==> flow/design.v (excerpt) <==
module aluDesign#(parameter W = 8, N = 4) (clk,rst,CE,MODE,CIN,INP_VALID,CMD,OPA,OPB, ERR,OV,COUT,G,L,E, RES);
    input clk,rst,CE,MODE,CIN;
    input [1:0] INP_VALID;
    input [N-1:0] CMD;
    input [W-1:0] OPA,OPB;
    output reg ERR,OV,COUT,G,L,E;
        output reg [2*W-1:0] RES;
        reg [2*W-1:0] res_comb;
    parameter INV_INP = 2'b00, OPA_VALID = 2'b01, OPB_VALID = 2'b10, OPA_AND_OPB_VALID = 2'b11;
    parameter SHIFT_W = $clog2(W);
    reg [W-1:0] opa_r,opb_r;
    reg [N-1:0] cmd_r;
    reg [1:0] valid_r;
    reg mode_r,cin_r;
    reg cout_comb,ov_comb,g_comb,l_comb,e_comb,err_comb;
    always@(posedge clk,posedge rst) begin
        if(rst) begin
            opa_r <= 0;
            opb_r <= 0;
            cmd_r <= 0;
            valid_r <= 0;
            cin_r <= 0;
            mode_r <= 0;
        end
        else if(CE) begin
            opa_r <= OPA;
            opb_r <= OPB;
            cmd_r <= CMD;
            valid_r <= INP_VALID;
            cin_r <= CIN;
            mode_r <= MODE;
       end
    end
    always@(*) begin
        if(CE) begin
            res_comb = 0;
            err_comb = 0;
            cout_comb = 0;
            ov_comb = 0;
            g_comb = 0;
            l_comb = 0;
            e_comb = 0;
            if(mode_r == 1) begin
                case(valid_r)
                    INV_INP : begin
                        res_comb = 0;
                        err_comb = 1;
                    end
                    OPA_VALID : begin
                        case(cmd_r)
                            4'b0100 : begin
                                res_comb = opa_r + 1;
                                cout_comb = res_comb[W];
                            end
                           4'b0101 : begin
                               res_comb = opa_r - 1;
                               ov_comb = res_comb[W];
                            end
  ...
For scale: about 1400 cells after synthesis, roughly 49 I/O pins, roughly 0.011 sq mm of cells after synthesis.
clock: 4.34 ns
lec_check: 0
cap_margin: 40
cell_pad_in_sites_detail_placement: 2
core_margin: 2
core_utilization: 34
cts_cluster_diameter: 177
cts_cluster_size: 56
gpl_routability_driven: 1
gpl_timing_driven: 0
place_density_lb_addon: 0.19
slew_margin: 40
tns_end_percent: 5
run.sh (not shown) runs the stock make flow with config.mk's settings and CLKGATE_MAP_FILE=.
The baseline ran to the end with violations: negative setup slack.
Rerun with:
==> flow/config.mk (replaced) <==
export PLATFORM = sky130hd
export DESIGN_NAME = aluDesign
export DESIGN_NICKNAME = aluDesign
export VERILOG_FILES = /design/flow/design.v
export SDC_FILE = /design/flow/constraint.sdc
export NUM_CORES = 4
export LEC_CHECK = 0
export CAP_MARGIN = 20
export CELL_PAD_IN_SITES_DETAIL_PLACEMENT = 2
export CORE_MARGIN = 2
export CORE_UTILIZATION = 18
export CTS_CLUSTER_SIZE = 53
export GPL_ROUTABILITY_DRIVEN = 0
export PLACE_DENSITY_LB_ADDON = 0.25
export SLEW_MARGIN = 40
==> flow/constraint.sdc (replaced) <==
create_clock -name core_clock -period 6.0 [get_ports {clk}]
set_input_delay 1.2000 -clock core_clock [delete_from_list [all_inputs] [get_ports {clk}]]
set_output_delay 1.2000 -clock core_clock [all_outputs]
set_load 0.01 [all_outputs]
Result: The new run finished clean. First-iteration DRC count fell by 18%. Routed wire length fell by 16%. Cell count rose by 15%.
Rerun with:
==> flow/config.mk (replaced) <==
export PLATFORM = sky130hd
export DESIGN_NAME = aluDesign
export DESIGN_NICKNAME = aluDesign
export VERILOG_FILES = /design/flow/design.v
export SDC_FILE = /design/flow/constraint.sdc
export NUM_CORES = 4
export LEC_CHECK = 0
export CAP_MARGIN = 20
export CORE_MARGIN = 2
export CORE_UTILIZATION = 40
export SLEW_MARGIN = 20
==> flow/constraint.sdc (replaced) <==
create_clock -name core_clock -period 5.75 [get_ports {clk}]
set_input_delay 1.1500 -clock core_clock [delete_from_list [all_inputs] [get_ports {clk}]]
set_output_delay 1.1500 -clock core_clock [all_outputs]
set_load 0.01 [all_outputs]
The new run produced a clean layout.
Die size falls by well over a third.
Total power rises slightly.
Setup slack degrades by 80 ps.
Flip-flop count is unchanged.
Rerun with:
--- a/flow/config.mk
+++ b/flow/config.mk
@@ -7,5 +7,7 @@
 export LEC_CHECK = 0
-export CAP_MARGIN = 20
+export CAP_MARGIN = 0
 export CORE_MARGIN = 2
-export CORE_UTILIZATION = 40
+export CORE_UTILIZATION = 69
+export CTS_CLUSTER_SIZE = 37
+export SETUP_SLACK_MARGIN = 1.19
 export SLEW_MARGIN = 20
==> flow/constraint.sdc (replaced) <==
create_clock -name core_clock -period 4.42 [get_ports {clk}]
set_input_delay 0.8840 -clock core_clock [delete_from_list [all_inputs] [get_ports {clk}]]
set_output_delay 0.8840 -clock core_clock [all_outputs]
set_load 0.01 [all_outputs]
This time the run never finished: it broke off in global routing on GRT-0232.
Die size falls by 41%.
Area after synthesis does not change.
Synthesized cell count is unchanged.


Setup of run 1:
Starting RTL as in the previous note.
export LEC_CHECK = 0
export CAP_MARGIN = 20
export CELL_PAD_IN_SITES_DETAIL_PLACEMENT = 0
export CORE_MARGIN = 7
export CORE_UTILIZATION = 58
export CTS_CLUSTER_DIAMETER = 267
export CTS_CLUSTER_SIZE = 95
export GPL_ROUTABILITY_DRIVEN = 1
export GPL_TIMING_DRIVEN = 1
export MAX_ROUTING_LAYER = met4
export PLACE_DENSITY = 0.82
export SETUP_SLACK_MARGIN = 2.92
export SLEW_MARGIN = 10
export TNS_END_PERCENT = 20
create_clock -name core_clock -period 10.3 [get_ports {clk}]
Inputs modified between run 1 and run 2:
Settings: a deleted GPL_ROUTABILITY_DRIVEN that had been 1; a deleted CTS_CLUSTER_SIZE that had been 95; a deleted PLACE_DENSITY that had been 0.82; a deleted CELL_PAD_IN_SITES_DETAIL_PLACEMENT that had been 0; a change of SLEW_MARGIN from 10 to 20; a change of CORE_MARGIN from 7 to 2; a deleted SETUP_SLACK_MARGIN that had been 2.92; a deleted CTS_CLUSTER_DIAMETER that had been 267; a deleted TNS_END_PERCENT that had been 20; a change of CORE_UTILIZATION from 58 to 64; a deleted MAX_ROUTING_LAYER that had been met4; a deleted GPL_TIMING_DRIVEN that had been 1; a change of the clock period (ns, I/O delays scaled along) from 10.3 to 8.11.
Findings:
Lower detailed route wirelength on metal2 goes to run 2 over run 1.
Looking at non-clock buffer instance count of the final layout, run 2 sits 4 higher than run 1 does.
[compare] base=run 1 new=run 2: sequential share of layout area level, worst hold slack after final layout lost 0.0077 ns.
No run among run 1 and run 2 stopped early or left any final violation; all are clean.
On instance count on the critical path, the higher figure sits with run 1, not run 2.
[compare] base=run 1 new=run 2: total die size decreased by 21% relative to the old numbers, number of buffer and inverter stages on the critical path decreased by 2 relative to the old numbers.
Run 2 against run 1: internal power of the cells picked up an extra about 27%; placed standard-cell area picked up an extra 0.35%.
What run 3 does differently from run 2 at the input level:
Settings: CORE_UTILIZATION: 64 -> 40; the clock period (ns, I/O delays scaled along): 8.11 -> 6.0.
Results
In run 3 the wire length the detailed router placed on met1 turned out about 23% higher than in run 2.
| power | run 3 vs run 2 | 0.93 mW higher |
Taking run 2 as the reference, in run 3 worst slack at placement moved down; final antenna diode count moved up; number of global-route vias before repair moved up.
As of run 3, number of rows in the core area had risen by more than a quarter compared to run 2.
Delta (run 3 minus run 2): worst supply voltage drop on vdd grew by about 3%, longest individual stage delay on the worst path has decreased.
Between run 2 and run 3, logic depth of the worst path, buffers included increased.
Detailed route wirelength on metal3 (higher): run 2
Inputs modified between run 3 and run 4:
Settings: an added CTS_CLUSTER_DIAMETER of 266; a change of CORE_UTILIZATION from 40 to 58; an added PLACE_DENSITY of 0.4; an added TNS_END_PERCENT of 10; an added CTS_CLUSTER_SIZE of 98; an added SETUP_SLACK_MARGIN of 0.39; an added CORE_ASPECT_RATIO of 0.5; a change of SLEW_MARGIN from 20 to 40; an added ABC_AREA of 1.
==> comparison <==
Between run 4 and run 3, it is run 4 whose starting utilization of the core area is higher, by 19 points.
For the worst hold path cell count, run 4 came in 1 higher than run 3 did.
Reported leakage power grows by more than 10% when moving from run 3 to run 4.
The number of cells on the worst reg-to-reg path of run 4 exceeds that of run 3 by 3.
Power improves in run 4 relative to run 3.
The inputs of run 5 differ from those of run 4 as listed below.
Settings: CORE_ASPECT_RATIO no longer set, was 0.5; SLEW_MARGIN now 20, was 40; CORE_UTILIZATION now 59, was 58; TNS_END_PERCENT no longer set, was 10; SETUP_SLACK_MARGIN no longer set, was 0.39; CTS_CLUSTER_DIAMETER now 333, was 266; PLACE_DENSITY no longer set, was 0.4; the clock period (ns, I/O delays scaled along) now 3.9, was 6.0.
### Flow results
STATUS run=run 5 STAGES=ALL_DONE FINAL_CHECKS=FAILED CAUSE=negative setup slack. Run 5 vs run 4, termination of the worst setup path: RES[13]$_DFFE_PP0P_ vs RES[6]$_DFFE_PP0P_. Run 4 → run 5: cell area after layout up 17%; routed wire length up 6100 um; post-synth tally of flip-flops with integrated enable flat; actual transition at the worst max-transition pin up 0.075 ns.
Modified inputs, run 6 compared to run 5
Settings: clearing ABC_AREA, which used to be 1; swapping 59 for 63 in CORE_UTILIZATION; clearing CTS_CLUSTER_DIAMETER, which used to be 333; clearing CTS_CLUSTER_SIZE, which used to be 98; putting HOLD_SLACK_MARGIN at -0.1 where nothing was set; swapping 3.9 for 5.0 in the clock period (ns, I/O delays scaled along).
==> results <==
| run 6 | all stages done | FAIL | negative setup slack |
Sort run 5 and run 6 by height of the die, ascending, and run 6 comes first.
Delta(die width, run 6 - run 5) < 0
Going from run 5 to run 6, final area has decreased, share of the final layout cell area in sequential cells saw an increase, power share of the clock group went up, number of setup buffers added after CTS higher.


== build 96 ==
Starting RTL as in the previous note.
export LEC_CHECK = 0
export CAP_MARGIN = 0
export CORE_MARGIN = 2
export CORE_UTILIZATION = 69
export CTS_CLUSTER_DIAMETER = 378
export CTS_CLUSTER_SIZE = 58
export SETUP_SLACK_MARGIN = -0.26
export SLEW_MARGIN = 20
create_clock -name core_clock -period 4.42 [get_ports {clk}]
The log for build 96 ends in global routing (5_1_grt) with error GRT-0232, so the run never completed.
Modified inputs, build 41 compared to build 96
Settings: CTS_CLUSTER_DIAMETER: 378 -> unset; CAP_MARGIN: 0 -> 20; CORE_UTILIZATION: 69 -> 59; SETUP_SLACK_MARGIN: -0.26 -> 1.19; CTS_CLUSTER_SIZE: 58 -> unset.
- From build 96 to build 41 the numbers moved as follows: number of rows created at floorplan now sits higher; height of the chip now sits higher.
- Build 41: post-placement worst setup slack 0.14 ns above build 96
- Port buffer count came out exactly the same in build 96 and build 41.
- From the logs: build 41 reached the end of the flow and failed the layout checks with negative setup slack.
- Build 96 → build 41: core box area now sits higher; full die area grew by 0.0027 mm2.
- Compared with build 96, build 41 shows a number of placed instances, taps included that is 59 higher.
- The post-detailed-placement half-perimeter wirelength of build 41 is higher than that of build 96.
- Build 96 → build 41: horizontal extent of the die saw an increase, total of cells resized after clock tree synthesis saw an increase.
- Number of enable-type register cells in the synthesized netlist came out exactly the same in build 96 and build 41.
The following lists how build 91 was set up differently from build 41:
Settings: CTS_CLUSTER_DIAMETER: unset -> 44; SETUP_SLACK_MARGIN: 1.19 -> unset; TNS_END_PERCENT: unset -> 5; HOLD_SLACK_MARGIN: unset -> -0.1; CORE_UTILIZATION: 59 -> 68; the clock period (ns, I/O delays scaled along): 4.42 -> 5.0.
## What came out
Although it ran to completion, build 91 produced a layout that fails the final checks because of negative setup slack.
Relative to build 41, first-pass GRT wire length has decreased by about 2% in build 91.
When the final numbers for build 41 and build 91 were put side by side, the register-to-register slack turned out to be smaller in build 41.
Portion of the layout cell area used by clock cells across build 41 and build 91: no real change.
--- input diff build 91..build 43 ---
Settings: changing CTS_CLUSTER_DIAMETER from 44 to 333; setting ABC_AREA to 1 for the first time; changing CORE_UTILIZATION from 68 to 66; setting PLACE_DENSITY to 0.4 for the first time; setting CTS_CLUSTER_SIZE to 98 for the first time; removing HOLD_SLACK_MARGIN (formerly -0.1); changing the clock period (ns, I/O delays scaled along) from 5.0 to 3.9.
### Flow results
- Finished, but not clean: build 43, with negative setup slack.
- Build 43 vs. build 91: number of combinational gates with multiple inputs picked up an extra 160, proportion of power drawn by the clock network fell by 0.4 points, overall power now sits higher, count of inserted antenna diode cells went up, minimum clock period after layout increased 0.36 ns.
- met1 layer wirelength in the final routing is lower on build 91
- Looking only at critical path depth, and setting everything else aside, the higher value of build 91 and build 43 goes to build 43.
- Min worst hold slack across build 91 and build 43: build 43
- Build 43 against build 91: maximum frequency dropped 0.010 GHz; maximum number of pins on one net before global-route repair barely changed.
For build 40, these inputs were changed with respect to build 43:
Settings: SLEW_MARGIN: 20 -> 0; CORE_UTILIZATION: 66 -> 58; TNS_END_PERCENT: 5 -> 10; CTS_CLUSTER_DIAMETER: 333 -> 266; SETUP_SLACK_MARGIN: unset -> 0.39; the clock period (ns, I/O delays scaled along): 3.9 -> 6.0.
Notes after the runs:
- Build 40 vs build 43 — internal power contribution dropped 56%.
- Side by side, via count of the first global-routing pass turned out lower in build 40 than in build 43.
- Build 40 has completed all stages; timing, DRC and antenna checks passed.
- Summary of build 40 over build 43: post-layout period usage of the worst path dropped 66 points, worst vdd rail ir drop now sits lower, area growth from synthesis to layout shrank by 15 points, relative area of clock buffers and inverters in the final design stayed essentially flat.
- Per the comparison of build 40 with build 43, non-clock buffer count fell by 64%, fraction of power consumed by the clock network rose by 2.6 points, utilization fell by 19 points, via count fell by 2606.
- On register cell area after layout, build 43 and build 40 are neck and neck.


The RTL this note starts from:
==> flow/design.v <==
module aluDesign#(parameter W = 8, N = 4) (clk,rst,CE,MODE,CIN,INP_VALID,CMD,OPA,OPB, ERR,OV,COUT,G,L,E, RES);
    input clk,rst,CE,MODE,CIN;
    input [1:0] INP_VALID;
    input [N-1:0] CMD;
    input [W-1:0] OPA,OPB;
    output reg ERR,OV,COUT,G,L,E;
        output reg [2*W-1:0] RES;
        reg [2*W-1:0] res_comb;
    parameter INV_INP = 2'b00, OPA_VALID = 2'b01, OPB_VALID = 2'b10, OPA_AND_OPB_VALID = 2'b11;
    parameter SHIFT_W = $clog2(W);
    reg [W-1:0] opa_r,opb_r;
    reg [N-1:0] cmd_r;
    reg [1:0] valid_r;
    reg mode_r,cin_r;
    reg cout_comb,ov_comb,g_comb,l_comb,e_comb,err_comb;
    always@(posedge clk,posedge rst) begin
        if(rst) begin
            opa_r <= 0;
            opb_r <= 0;
            cmd_r <= 0;
            valid_r <= 0;
            cin_r <= 0;
            mode_r <= 0;
        end
        else if(CE) begin
            opa_r <= OPA;
            opb_r <= OPB;
            cmd_r <= CMD;
            valid_r <= INP_VALID;
            cin_r <= CIN;
            mode_r <= MODE;
       end
    end
    always@(*) begin
        if(CE) begin
            res_comb = 0;
            err_comb = 0;
            cout_comb = 0;
            ov_comb = 0;
            g_comb = 0;
            l_comb = 0;
            e_comb = 0;
            if(mode_r == 1) begin
                case(valid_r)
                    INV_INP : begin
                        res_comb = 0;
                        err_comb = 1;
                    end
                    OPA_VALID : begin
                        case(cmd_r)
                            4'b0100 : begin
                                res_comb = opa_r + 1;
                                cout_comb = res_comb[W];
                            end
                           4'b0101 : begin
                               res_comb = opa_r - 1;
                               ov_comb = res_comb[W];
                            end
                            default : err_comb = 1;
                        endcase
                    end
                    OPB_VALID : begin
                        case(cmd_r)
                            4'b0110 : begin
                                res_comb = opb_r + 1;
                                cout_comb = res_comb[W];
                            end
                            4'b0111 : begin
                                res_comb = opb_r - 1;
                                ov_comb = res_comb[W];
                            end
                            default : err_comb = 1;
                        endcase
                    end
                    OPA_AND_OPB_VALID : begin
                        case(cmd_r)
                            4'b0000 : begin
                                res_comb = opa_r + opb_r;
                                cout_comb = res_comb[W];
                            end
                            4'b0001 : begin
                                res_comb = opa_r - opb_r;
                                ov_comb = res_comb[W];
                            end
                            4'b0010 : begin
                                res_comb = opa_r + opb_r + cin_r;
                                cout_comb = res_comb[W];
                            end
                            4'b0011 : begin
                                res_comb = opa_r - opb_r - cin_r;
                                ov_comb = res_comb[W];
                            end
                            4'b1000 : begin
                                g_comb  = (opa_r > opb_r) ? 1:0;
                                l_comb = (opa_r < opb_r) ? 1:0;
                                e_comb = (opa_r == opb_r) ? 1:0;
                            end
                            4'b1001 : begin
                                res_comb = (opa_r + 1) * (opb_r + 1);
                            end
                            4'b1010 : begin
                                res_comb = (opa_r<<1) * (opb_r);
                            end
                            4'b1011 : begin
                                res_comb = $signed(opa_r) + $signed(opb_r);
                                ov_comb = (($signed(opa_r) > 0) && ($signed(opb_r) > 0) && ($signed(res_comb[W-1:0])<=0) || ($signed(opa_r) < 0) && ($signed(opb_r) < 0) && ($signed(res_comb[W-1:0]) >= 0));
                                g_comb  = ($signed(opa_r) > $signed(opb_r)) ? 1:0;
                                l_comb = ($signed(opa_r) < $signed(opb_r)) ? 1:0;
                                e_comb = ($signed(opa_r) == $signed(opb_r)) ? 1:0;
                            end
                            4'b1100 : begin
                                res_comb = $signed(opa_r) - $signed(opb_r);
                                ov_comb = (($signed(opa_r) > 0) && ($signed(opb_r) < 0) && ($signed(res_comb[W-1:0]) <= 0) || ($signed(opa_r) < 0) && ($signed(opb_r) > 0) && ($signed(res_comb[W-1:0]) >= 0));
                                g_comb  = ($signed(opa_r) > $signed(opb_r)) ? 1:0;
                                l_comb = ($signed(opa_r) < $signed(opb_r)) ? 1:0;
                                e_comb = ($signed(opa_r) == $signed(opb_r)) ? 1:0;
                            end
                            default : err_comb = 1;
                        endcase
                    end
                    default : err_comb = 1;
                endcase
            end
            else begin
                case(valid_r)
                    INV_INP : begin
                        res_comb = 0;
                        err_comb = 1;
                    end
                    OPA_VALID : begin
                        case(cmd_r)
                            4'b0110 : begin
                                res_comb = ~(opa_r);
                                res_comb[2*W-1 : 8] = 0;
                            end
                            4'b1000 : begin
                                res_comb = opa_r >> 1;
                            end
                            4'b1001 : begin
                                res_comb = opa_r << 1;
                            end
                            default : err_comb = 1;
                        endcase
                    end
                    OPB_VALID : begin
                        case(cmd_r)
                            4'b0111 : begin
                                res_comb = ~(opb_r);
                                res_comb[2*W-1 : 8] = 0;
                            end
                            4'b1010 : begin
                                res_comb = opb_r >> 1;
                            end
                            4'b1011 : begin
                                res_comb = opb_r << 1;
                            end
                            default : err_comb = 1;
                        endcase
                    end
                    OPA_AND_OPB_VALID : begin
                        case(cmd_r)
                            4'b0000 : begin
                                res_comb = opa_r & opb_r;
                            end
                            4'b0001 : begin
                                res_comb = ~(opa_r & opb_r);
                                res_comb[2*W-1 : 8] = 0;
                            end
                            4'b0010 : begin
                                res_comb = opa_r | opb_r;
                            end
                            4'b0011 : begin
                                res_comb = ~(opa_r | opb_r);
                                res_comb[2*W-1 : 8] = 0;
                            end
                            4'b0100 : begin
                                res_comb = opa_r ^ opb_r;
                            end
                            4'b0101 : begin
                                res_comb = ~(opa_r ^ opb_r);
                                res_comb[2*W-1 : 8] = 0;
                            end
                            4'b1100 : begin
                                if( |(opb_r[(W-1) : (SHIFT_W+1)])) begin
                                    err_comb = 1;
                                    res_comb = 0;
                                end
                                else
                                    res_comb = (opa_r << (opb_r[SHIFT_W-1:0])) | opa_r >> (W - (opb_r[SHIFT_W-1:0]));
                                    res_comb[2*W-1 : 8] = 0;
                            end
                            4'b1101 : begin
                                if( |(opb_r[(W-1) : (SHIFT_W+1)])) begin
                                    res_comb = 0;
                                    err_comb = 1;
                                end
                                else
                                    res_comb = (opa_r >> opb_r[SHIFT_W-1:0]) | opa_r << (W - opb_r[SHIFT_W-1:0]);
                                    res_comb[2*W-1 : 8] = 0;
                            end
                            default : err_comb = 1;
                        endcase
                    end
                    default : err_comb = 1;
                endcase
            end
        end
        else begin
           res_comb = 0;
           err_comb = 0;
           cout_comb = 0;
           ov_comb = 0;
           g_comb = 0;
           l_comb = 0;
           e_comb = 0;
        end
    end
    always@(posedge clk, posedge rst) begin
        if(rst) begin
            RES <= 0;
            COUT <= 0;
            OV <= 0;
            G <= 0;
            L <= 0;
            E <= 0;
            ERR  <= 0;
        end
        else if(CE) begin
            RES <= res_comb;
                COUT <= cout_comb;
                OV <= ov_comb;
                G <= g_comb;
                L <= l_comb;
                E <= e_comb;
                ERR  <= err_comb;
        end
    end
endmodule
export LEC_CHECK = 0
export ABC_AREA = 1
export CAP_MARGIN = 20
export CORE_MARGIN = 2
export CORE_UTILIZATION = 50
export GPL_TIMING_DRIVEN = 0
export HOLD_SLACK_MARGIN = 0.21
export MAX_ROUTING_LAYER = met4
export MIN_ROUTING_LAYER = met2
export PLACE_DENSITY = 0.51
export SETUP_SLACK_MARGIN = 0.37
export SLEW_MARGIN = 35
create_clock -name core_clock -period 9.11 [get_ports {clk}]
The baseline stopped in global routing with GRT-0116.
Change:
- CORE_UTILIZATION: 50 -> 65
- CTS_CLUSTER_SIZE: not set -> 98
- GPL_TIMING_DRIVEN: 0 -> not set
- HOLD_SLACK_MARGIN: 0.21 -> not set
- MAX_ROUTING_LAYER: met4 -> not set
- MIN_ROUTING_LAYER: met2 -> not set
- PLACE_DENSITY: 0.51 -> not set
- SETUP_SLACK_MARGIN: 0.37 -> not set
- SLEW_MARGIN: 35 -> 20
- clock period: 9.11 -> 3.9 ns (I/O delays scaled with it)
=> With this change the flow completed and failed the layout checks on setup timing. Die area falls by about 22%. Area after synthesis does not change. Synthesized cell count does not change.
Change:
- ABC_AREA: 1 -> not set
- CORE_UTILIZATION: 65 -> 63
- CTS_CLUSTER_DIAMETER: not set -> 223
- SETUP_SLACK_MARGIN: not set -> -0.54
- SLEW_MARGIN: 20 -> 0
- clock period: 3.9 -> 6.0 ns (I/O delays scaled with it)
What happened: Now the flow finished with timing, DRC and antenna clean. Total power went down by 55%. Area after synthesis goes up by 0.49%. Wire length falls by 24%. Sequential share of layout area rises by 1.5 points. Critical path depth fell by 4. Die area climbs by 3.6%. Worst setup slack gets better by 2.0 ns. Design area goes down by 15%. Synthesized cell count fell by 17%. Utilization went down by 16 points. Cell count shrinks by 21%.
Change:
- CORE_UTILIZATION: 63 -> 42
- CTS_CLUSTER_DIAMETER: 223 -> not set
- CTS_CLUSTER_SIZE: 98 -> not set
- SETUP_SLACK_MARGIN: -0.54 -> not set
- SLEW_MARGIN: 0 -> 20
- clock period: 6.0 -> 5.75 ns (I/O delays scaled with it)
Outcome: Final area rises by 3.7%; power rose by 6.7%; setup slack gains 0.14 ns; critical path depth is higher by 1.
Change:
- CORE_UTILIZATION: 42 -> 40
- GPL_TIMING_DRIVEN: not set -> 0
- HOLD_SLACK_MARGIN: not set -> 0.21
- SLEW_MARGIN: 20 -> 35
- clock period: 5.75 -> 6.0 ns (I/O delays scaled with it)
Effect: The changed run went through all stages and came out clean. Worst hold slack is about the same. Via count grows by 2.5%. Design area goes up by 1.6%. Combinational power went up by about 3%. Critical path depth falls by 1. Clock power goes down by 18%. Synthesized area does not change. Total power drops by 0.91%. Global-route usage climbs by 0.53 points. Setup slack gets worse by 0.053 ns.
Power and IR drop assume default switching activity.
